==> build 72 <==
==> flow/design.v <==
module mp2 #(
    parameter CLK_FREQ = 12000000,
    parameter INTERVAL = CLK_FREQ / 360
)(
    input logic clk,
    input logic rst,
    output logic RGB_R,
    output logic RGB_G,
    output logic RGB_B
);
    logic [31:0] counter;
    logic [8:0] hue;
    logic [7:0] pwm_r, pwm_g, pwm_b;
    logic [7:0] pwm_counter;
    always_ff @(posedge clk) begin
        if (rst) begin
            counter <= 0;
            hue <= 0;
        end
        else if (counter >= INTERVAL)
        begin
            counter <= 0;
            hue <= (hue >= 359) ? 0 : hue + 1;
        end
        else
        begin
            counter <= counter + 1;
        end
    end
    always_comb begin
        pwm_r = (hue < 60) ? 255 :
                (hue < 120) ? (255 * (120 - hue) / 60) :
                (hue < 180) ? 0 :
                (hue < 240) ? 0 :
                (hue < 300) ? (255 * (hue - 240) / 60) :
                255;
        pwm_g = (hue < 60) ? (255 * (hue - 0) / 60) :
                (hue < 180) ? 255 :
                (hue < 240) ? (255 * (240 - hue) / 60) :
                0;
        pwm_b = (hue < 120) ? 0 :
                (hue < 180) ? (255 * (hue - 120) / 60) :
                (hue < 300) ? 255 :
                (hue < 360) ? (255 * (360 - hue) / 60) :
                0;
    end
    always_ff @(posedge clk) begin
        if (rst) pwm_counter <= 0;
        else pwm_counter <= pwm_counter + 1;
    end
    assign {RGB_R, RGB_G, RGB_B} = {pwm_counter < pwm_r, pwm_counter < pwm_g, pwm_counter < pwm_b};
endmodule
==> flow/run.sh <==
#!/bin/bash
# the make line also repeats each setting of config.mk as NAME=value (left out here)
make -C /OpenROAD-flow-scripts/flow DESIGN_CONFIG=/design/flow/config.mk WORK_HOME=/design/flow/orfs CLKGATE_MAP_FILE= finish
==> flow/config.mk <==
export PLATFORM = sky130hd
export DESIGN_NAME = mp2
export DESIGN_NICKNAME = mp2
export VERILOG_FILES = /design/flow/design.v
export SDC_FILE = /design/flow/constraint.sdc
export NUM_CORES = 4
export LEC_CHECK = 0
export CAP_MARGIN = 20
export CORE_MARGIN = 2
export CORE_UTILIZATION = 71
export CTS_CLUSTER_DIAMETER = 260
export CTS_CLUSTER_SIZE = 32
export HOLD_SLACK_MARGIN = 0.29
export PLACE_DENSITY_LB_ADDON = 0.0
export SETUP_SLACK_MARGIN = 4.2
export SLEW_MARGIN = 20
==> flow/constraint.sdc <==
create_clock -name core_clock -period 15.1 [get_ports {clk}]
set_input_delay 3.0200 -clock core_clock [delete_from_list [all_inputs] [get_ports {clk}]]
set_output_delay 3.0200 -clock core_clock [all_outputs]
set_load 0.01 [all_outputs]
==> build 85 (differences from build 72) <==
- CORE_UTILIZATION: 71 -> 64
- CTS_CLUSTER_DIAMETER: 260 -> unset
- CTS_CLUSTER_SIZE: 32 -> 76
- HOLD_SLACK_MARGIN: 0.29 -> unset
- PLACE_DENSITY_LB_ADDON: 0.0 -> unset
- SETUP_SLACK_MARGIN: 4.2 -> 2.99
==> flow/constraint.sdc (replaced) <==
create_clock -name core_clock -period 16.1 [get_ports {clk}]
set_input_delay 3.2200 -clock core_clock [delete_from_list [all_inputs] [get_ports {clk}]]
set_output_delay 3.2200 -clock core_clock [all_outputs]
set_load 0.01 [all_outputs]
==> results <==
|  | build 72 | build 85 |
|---|---|---|
| Status | finished with violations | timing/DRC/antenna clean |
| Violated checks | negative setup slack | - |
| Part of the total power dissipated in combinational logic | 0.915 | 0.921 |
| Power density over the cells | 140 mW/mm^2 | 127 mW/mm^2 |
| Tally of clock buffers in the finished layout | 6 | 5 |
| Gr usage total | 0.471 | 0.399 |
| Non-clock buffers, area share | 0.0912 | 0.0934 |
| Total die size | 0.0268 sq mm | 0.0296 sq mm |
| Setup violators final | 2 | 0 |
| Sum of routed wire segments on met1 | 23,200 um | 23,600 um |
| Cell-internal power | 0.00139 W | 0.00132 W |
| Pleak | 10.6 nW | 10.7 nW |
| Switch Pwr | 0.00172 W | 0.00160 W |
| Initial antenna violation count | 1 | 0 |
| Critical path capture point | RGB_G | RGB_R |
| Combinational power | 0.00284 W | 0.00268 W |
| Clock group share of total power | 0.041 | 0.036 |

========
==> inputs of wip/quartz <==
RTL: the design.v shown in full above, as it stands there.
clock: 26.5 ns
lec_check: 0
abc_area: 1
cap_margin: 20
core_margin: 2
core_utilization: 71
slew_margin: 20
run.sh (not shown) runs the stock make flow with config.mk's settings and CLKGATE_MAP_FILE=.
==> inputs of wip/garnet, as changes to wip/quartz <==
--- a/flow/config.mk
+++ b/flow/config.mk
@@ -10,3 +10,6 @@
 export CORE_MARGIN = 2
-export CORE_UTILIZATION = 71
+export CORE_UTILIZATION = 35
+export CTS_CLUSTER_DIAMETER = 319
+export CTS_CLUSTER_SIZE = 100
 export SLEW_MARGIN = 20
+export TNS_END_PERCENT = 70
==> flow/constraint.sdc (replaced) <==
create_clock -name core_clock -period 30.0 [get_ports {clk}]
set_input_delay 6.0000 -clock core_clock [delete_from_list [all_inputs] [get_ports {clk}]]
set_output_delay 6.0000 -clock core_clock [all_outputs]
set_load 0.01 [all_outputs]
==> inputs of wip/onyx, as changes to wip/quartz <==
--- a/flow/config.mk
+++ b/flow/config.mk
@@ -10,3 +10,7 @@
 export CORE_MARGIN = 2
-export CORE_UTILIZATION = 71
+export CORE_UTILIZATION = 72
+export CTS_CLUSTER_DIAMETER = 397
+export CTS_CLUSTER_SIZE = 98
+export PLACE_DENSITY = 0.42
 export SLEW_MARGIN = 20
+export TNS_END_PERCENT = 10
==> flow/constraint.sdc (replaced) <==
create_clock -name core_clock -period 12.8 [get_ports {clk}]
set_input_delay 2.5600 -clock core_clock [delete_from_list [all_inputs] [get_ports {clk}]]
set_output_delay 2.5600 -clock core_clock [all_outputs]
set_load 0.01 [all_outputs]
==> qor.csv <==
metric,value,unit
status,"complete, no violations",
reg2reg_depth,7,
highest_layer,met4,
setup_viol,0,
rows,58,
crit_arrival,13.69,ns
nNonClkBuffers,12,
grt_util_all_layers,37.4,%
final-nonclk-buf-share,0.528,%
period_used_share,71.7,%
slowest_stage,dfxtp_1,
wl_per_cell,16.8,um
inverters,630,
syn_to_final_growth,3.16,%
# the run above: wip/quartz

==> qor.csv <==
metric,value,unit
slowest_stage,dfxtp_1,
setup_viol,0,
nNonClkBuffers,15,
final-nonclk-buf-share,0.632,%
wl_per_cell,15.5,um
highest_layer,met4,
rows,83,
inverters,630,
status,"complete, no violations",
crit_arrival,13.72,ns
# the run above: wip/garnet

==> qor.csv <==
metric,value,unit
root_buffer,clkbuf_16,
stop_error,[ERROR GRT-0232] Routing congestion too high. Check the congestion heatmap in the GUI.,
syn_area,0.0184,mm^2
rows,58,
grt_util_all_layers,101,%
ys_warn_count,1,
ys_types,66,
grt_overflow,2672,
status,aborted with a tool error,
lastStage,global routing (5_1_grt),
grt_use_met2,140,%
# the run above: wip/onyx


========
==> v31 <==
// mp2: RTL as listed in full above, without the edits since
clock: 12.8 ns
lec_check: 0
cap_margin: 20
core_aspect_ratio: 0.5
core_margin: 2
core_utilization: 72
cts_cluster_diameter: 397
cts_cluster_size: 94
place_density: 0.42
setup_slack_margin: 2.94
slew_margin: 20
==> v27 (differences from v31) <==
CORE_ASPECT_RATIO = default   (was 0.5)
CORE_UTILIZATION = 57   (was 72)
CTS_CLUSTER_DIAMETER = default   (was 397)
CTS_CLUSTER_SIZE = default   (was 94)
PLACE_DENSITY = default   (was 0.42)
SETUP_SLACK_MARGIN = default   (was 2.94)
==> flow/constraint.sdc (replaced) <==
create_clock -name core_clock -period 20.8 [get_ports {clk}]
set_input_delay 4.1600 -clock core_clock [delete_from_list [all_inputs] [get_ports {clk}]]
set_output_delay 4.1600 -clock core_clock [all_outputs]
set_load 0.01 [all_outputs]
==> impl_metrics.csv <==
group,metric,value,unit
outcome,status,"did not finish",
outcome,stop_stage,"clock tree synthesis",
outcome,error,"[ERROR DPL-0033] detailed placement checks failed during check placement.",
logic_synthesis,async_reset_ff_frac,0,
floorplan,die_x,228,um
placement,postPlaceCellArea,22900,sq um
placement,dp_hpwl,63300,um
floorplan,fp_util,0.743,
floorplan,die_height,116,um
placement,dp.cells,3053,
floorplan,core,24300,sq um
logic_synthesis,synth_cells,2207,
placement,place_ws,-2.14,ns
placement,gp_congestion,1.13,
floorplan,num_rows,40,
the above is filed under v31

==> impl_metrics.csv <==
group,metric,value,unit
logic_synthesis,synth_cells,2207,
floorplan,fp_util,0.576,
floorplan,die_x,182,um
outcome,status,"timing/DRC/antenna clean",
placement,postPlaceCellArea,18600,sq um
logic_synthesis,top_cells_by_count,"inv_1, ha_1, fa_1, a21oi_1, nor2_1",
floorplan,die_height,182,um
floorplan,num_rows,65,
placement,gp_congestion,0.960,
placement,dp.cells,2595,
floorplan,core,31400,sq um
logic_synthesis,async_reset_ff_frac,0,
placement,dp_hpwl,44100,um
placement,place_ws,1.42,ns
the above is filed under v27


========
==> inputs of 02-12 <==
RTL: the design.v shown in full above, as it stands there.
make LEC_CHECK=0 ABC_AREA=0 CAP_MARGIN=0 CELL_PAD_IN_SITES_DETAIL_PLACEMENT=1 CELL_PAD_IN_SITES_GLOBAL_PLACEMENT=0 CORE_MARGIN=2 CORE_UTILIZATION=23 CTS_CLUSTER_SIZE=52 GPL_ROUTABILITY_DRIVEN=0 HOLD_SLACK_MARGIN=0.29 MAX_ROUTING_LAYER=met4 MIN_ROUTING_LAYER=met1 PLACE_DENSITY=0.48 SETUP_SLACK_MARGIN=4.62 SLEW_MARGIN=35 TNS_END_PERCENT=85 finish   # period 25.3 ns
==> 06-11: changes against 02-12 <==
==> flow/config.mk (replaced) <==
export PLATFORM = sky130hd
export DESIGN_NAME = mp2
export DESIGN_NICKNAME = mp2
export VERILOG_FILES = /design/flow/design.v
export SDC_FILE = /design/flow/constraint.sdc
export NUM_CORES = 4
export LEC_CHECK = 0
export CAP_MARGIN = 20
export CELL_PAD_IN_SITES_GLOBAL_PLACEMENT = 1
export CORE_MARGIN = 2
export CORE_UTILIZATION = 40
export SLEW_MARGIN = 5
==> flow/constraint.sdc (replaced) <==
create_clock -name core_clock -period 30.0 [get_ports {clk}]
set_input_delay 6.0000 -clock core_clock [delete_from_list [all_inputs] [get_ports {clk}]]
set_output_delay 6.0000 -clock core_clock [all_outputs]
set_load 0.01 [all_outputs]
==> 02-17: changes against 02-12 <==
==> flow/config.mk (replaced) <==
export PLATFORM = sky130hd
export DESIGN_NAME = mp2
export DESIGN_NICKNAME = mp2
export VERILOG_FILES = /design/flow/design.v
export SDC_FILE = /design/flow/constraint.sdc
export NUM_CORES = 4
export LEC_CHECK = 0
export CAP_MARGIN = 20
export CORE_MARGIN = 2
export CORE_UTILIZATION = 70
export CTS_CLUSTER_DIAMETER = 221
export SLEW_MARGIN = 20
==> flow/constraint.sdc (replaced) <==
create_clock -name core_clock -period 13.7 [get_ports {clk}]
set_input_delay 2.7400 -clock core_clock [delete_from_list [all_inputs] [get_ports {clk}]]
set_output_delay 2.7400 -clock core_clock [all_outputs]
set_load 0.01 [all_outputs]
==> 04-15: changes against 02-12 <==
==> flow/config.mk (replaced) <==
export PLATFORM = sky130hd
export DESIGN_NAME = mp2
export DESIGN_NICKNAME = mp2
export VERILOG_FILES = /design/flow/design.v
export SDC_FILE = /design/flow/constraint.sdc
export NUM_CORES = 4
export LEC_CHECK = 0
export ABC_AREA = 1
export CAP_MARGIN = 20
export CORE_MARGIN = 2
export CORE_UTILIZATION = 65
export CTS_CLUSTER_SIZE = 93
export SLEW_MARGIN = 20
==> flow/constraint.sdc (replaced) <==
create_clock -name core_clock -period 12.2 [get_ports {clk}]
set_input_delay 2.4400 -clock core_clock [delete_from_list [all_inputs] [get_ports {clk}]]
set_output_delay 2.4400 -clock core_clock [all_outputs]
set_load 0.01 [all_outputs]
==> impl_metrics.csv <==
group,metric,value,unit
global_routing,grtUsageMet1,20.3,%
place,hpwl,50.2,mm
run,warning_count,68,
final_timing,fin_worst_skew,15.4,ps
finish,buf_share,1.23,%
cts,cts_tree,"done",
finish,finish.utilization,25.4,%
final_timing,final.setup.tns,0,ps
finish,fin_nets,2678,
worst_hold_path,hp-start,"counter[15]",
finish,areaGrowthSynthToFinish,9.09,%
setup_path,start_kind,"flop",
finish,comb_cells,1695,
final_timing,rsz0062_at_grt,"no",
pwr,total_power,1.45,mW
place,place_inst,3235,
die,fp_util,23.3,%
setup_path,slowest_stage,"dfxtp_2",
setup_path,critical_path.startpoint,"hue[5]",
outcome,status,"timing/DRC/antenna clean",
(the above is from 02-12)
==> impl_metrics.csv <==
group,metric,value,unit
outcome,status,"stopped before the end",
outcome,lastStage,"global routing (5_1_grt)",
yosys,netlist.area_leader.share,24.7,%
yosys,synth.most_common_cell,"inv_1",
global_routing,grtUsageMet1,76.0,%
outcome,firstError,"[ERROR GRT-0232] Routing congestion too high. Check the congestion heatmap in the GUI.",
die,fp_util,66.2,%
yosys,synth-edff-count,0,
yosys,ys.flops,49,
die,die_area,29600,sq um
place,place_inst,3443,
global_routing,top_usage_layer,"met2",
place,hpwl,51.7,mm
(the above is from 04-15)
==> impl_metrics.csv <==
group,metric,value,unit
yosys,ys_chip_area,18100,sq um
outcome,status,"stopped before the end",
die,die_h,165,um
die,fp_util,71.6,%
yosys,top_area_cell,"fa_1",
place,place_inst,2986,
yosys,ys_sh_xor,8.05,%
cts,cts_hold_buf,0,
outcome,firstError,"[ERROR GRT-0116] Global routing finished with congestion. Check the congestion regions in the DRC Viewer.",
global_routing,grtUsageMet1,74.2,%
place,hpwl,56.0,mm
global_routing,grt_use_met2,94.5,%
die,die_area,27100,sq um
cts,cts_resized,161,
yosys,synth-edff-count,0,
yosys,top_logic_kind,"adder cells",
global_routing,grtUsageMet3,57.7,%
outcome,lastStage,"global routing (5_1_grt)",
(the above is from 02-17)
==> impl_metrics.csv <==
group,metric,value,unit
outcome,status,"timing/DRC/antenna clean",
die,fp_util,40.7,%
final_timing,fin_worst_skew,10.2,ps
place,place_inst,2786,
finish,comb_cells,1695,
finish,buf_share,1.10,%
worst_hold_path,hp-start,"counter[15]",
place,hpwl,49.1,mm
finish,finish.utilization,42.8,%
setup_path,slowest_stage,"dfxtp_1",
global_routing,grtUsageMet1,35.1,%
run,warning_count,68,
pwr,total_power,1.19,mW
setup_path,critical_path.startpoint,"hue[7]",
place,dp_slack,8770,ps
cts,cts_tree,"done",
final_timing,final.setup.tns,0,ps
final_timing,rsz0062_at_grt,"no",
(the above is from 06-11)

========
==> inputs of tundra <==
Starts from the design.v that is shown in full above.
clock: 30.0 ns
lec_check: 0
abc_area: 0
cap_margin: 20
cell_pad_in_sites_global_placement: 1
core_margin: 2
core_utilization: 35
cts_cluster_diameter: 319
cts_cluster_size: 100
place_density: 0.91
slew_margin: 20
tns_end_percent: 10
==> umber (differences from tundra) <==
==> flow/config.mk (replaced) <==
export PLATFORM = sky130hd
export DESIGN_NAME = mp2
export DESIGN_NICKNAME = mp2
export VERILOG_FILES = /design/flow/design.v
export SDC_FILE = /design/flow/constraint.sdc
export NUM_CORES = 4
export LEC_CHECK = 0
export CAP_MARGIN = 20
export CORE_MARGIN = 2
export CORE_UTILIZATION = 65
export CTS_CLUSTER_SIZE = 58
export MAX_ROUTING_LAYER = met4
export SLEW_MARGIN = 20
==> flow/constraint.sdc (replaced) <==
create_clock -name core_clock -period 28.2 [get_ports {clk}]
set_input_delay 5.6400 -clock core_clock [delete_from_list [all_inputs] [get_ports {clk}]]
set_output_delay 5.6400 -clock core_clock [all_outputs]
set_load 0.01 [all_outputs]
==> maple (differences from tundra) <==
==> flow/config.mk (replaced) <==
export PLATFORM = sky130hd
export DESIGN_NAME = mp2
export DESIGN_NICKNAME = mp2
export VERILOG_FILES = /design/flow/design.v
export SDC_FILE = /design/flow/constraint.sdc
export NUM_CORES = 4
export LEC_CHECK = 0
export CAP_MARGIN = 20
export CORE_MARGIN = 2
export CORE_UTILIZATION = 40
export SLEW_MARGIN = 20
==> flow/constraint.sdc (replaced) <==
create_clock -name core_clock -period 22.0 [get_ports {clk}]
set_input_delay 4.4000 -clock core_clock [delete_from_list [all_inputs] [get_ports {clk}]]
set_output_delay 4.4000 -clock core_clock [all_outputs]
set_load 0.01 [all_outputs]
==> comparison table <==
|  | tundra | maple | umber |
|---|---|---|---|
| Reg2Reg Setup Slack | 27.01 ns | 18.91 ns | 25.31 ns |
| Floorplan-stage core utilization | 35.32% | 40.71% | 65.62% |
| Met2 global-route usage | 32.68% | 37.95% | 60.38% |
| Cell Rows | 83 | 77 | 61 |
| Violation tally from detailed-route iteration zero | 1305 | 1335 | 1406 |
| Worst-path cell with the longest stage delay | sky130_fd_sc_hd__a211oi_1 | sky130_fd_sc_hd__dfxtp_1 | sky130_fd_sc_hd__dfxtp_1 |
| Post-route clock skew | 0.008363 ns | 0.007686 ns | 0.01111 ns |
| Clock latency on the worst-skew pair | 0.29 ns | 0.30 ns | 0.30 ns |
| P_seq | 0.0689 mW | 0.0937 mW | 0.0730 mW |
| Die Footprint | 0.05350 sq mm | 0.04692 sq mm | 0.02917 sq mm |
| Outcome | timing/DRC/antenna clean | timing/DRC/antenna clean | timing/DRC/antenna clean |
| Maximum cell stage delay along the critical path | 0.88 ns | 0.80 ns | 0.74 ns |
| Die W | 231.3 um | 216.6 um | 170.8 um |
No activity file was given, so power comes from the tool's default toggle rates.
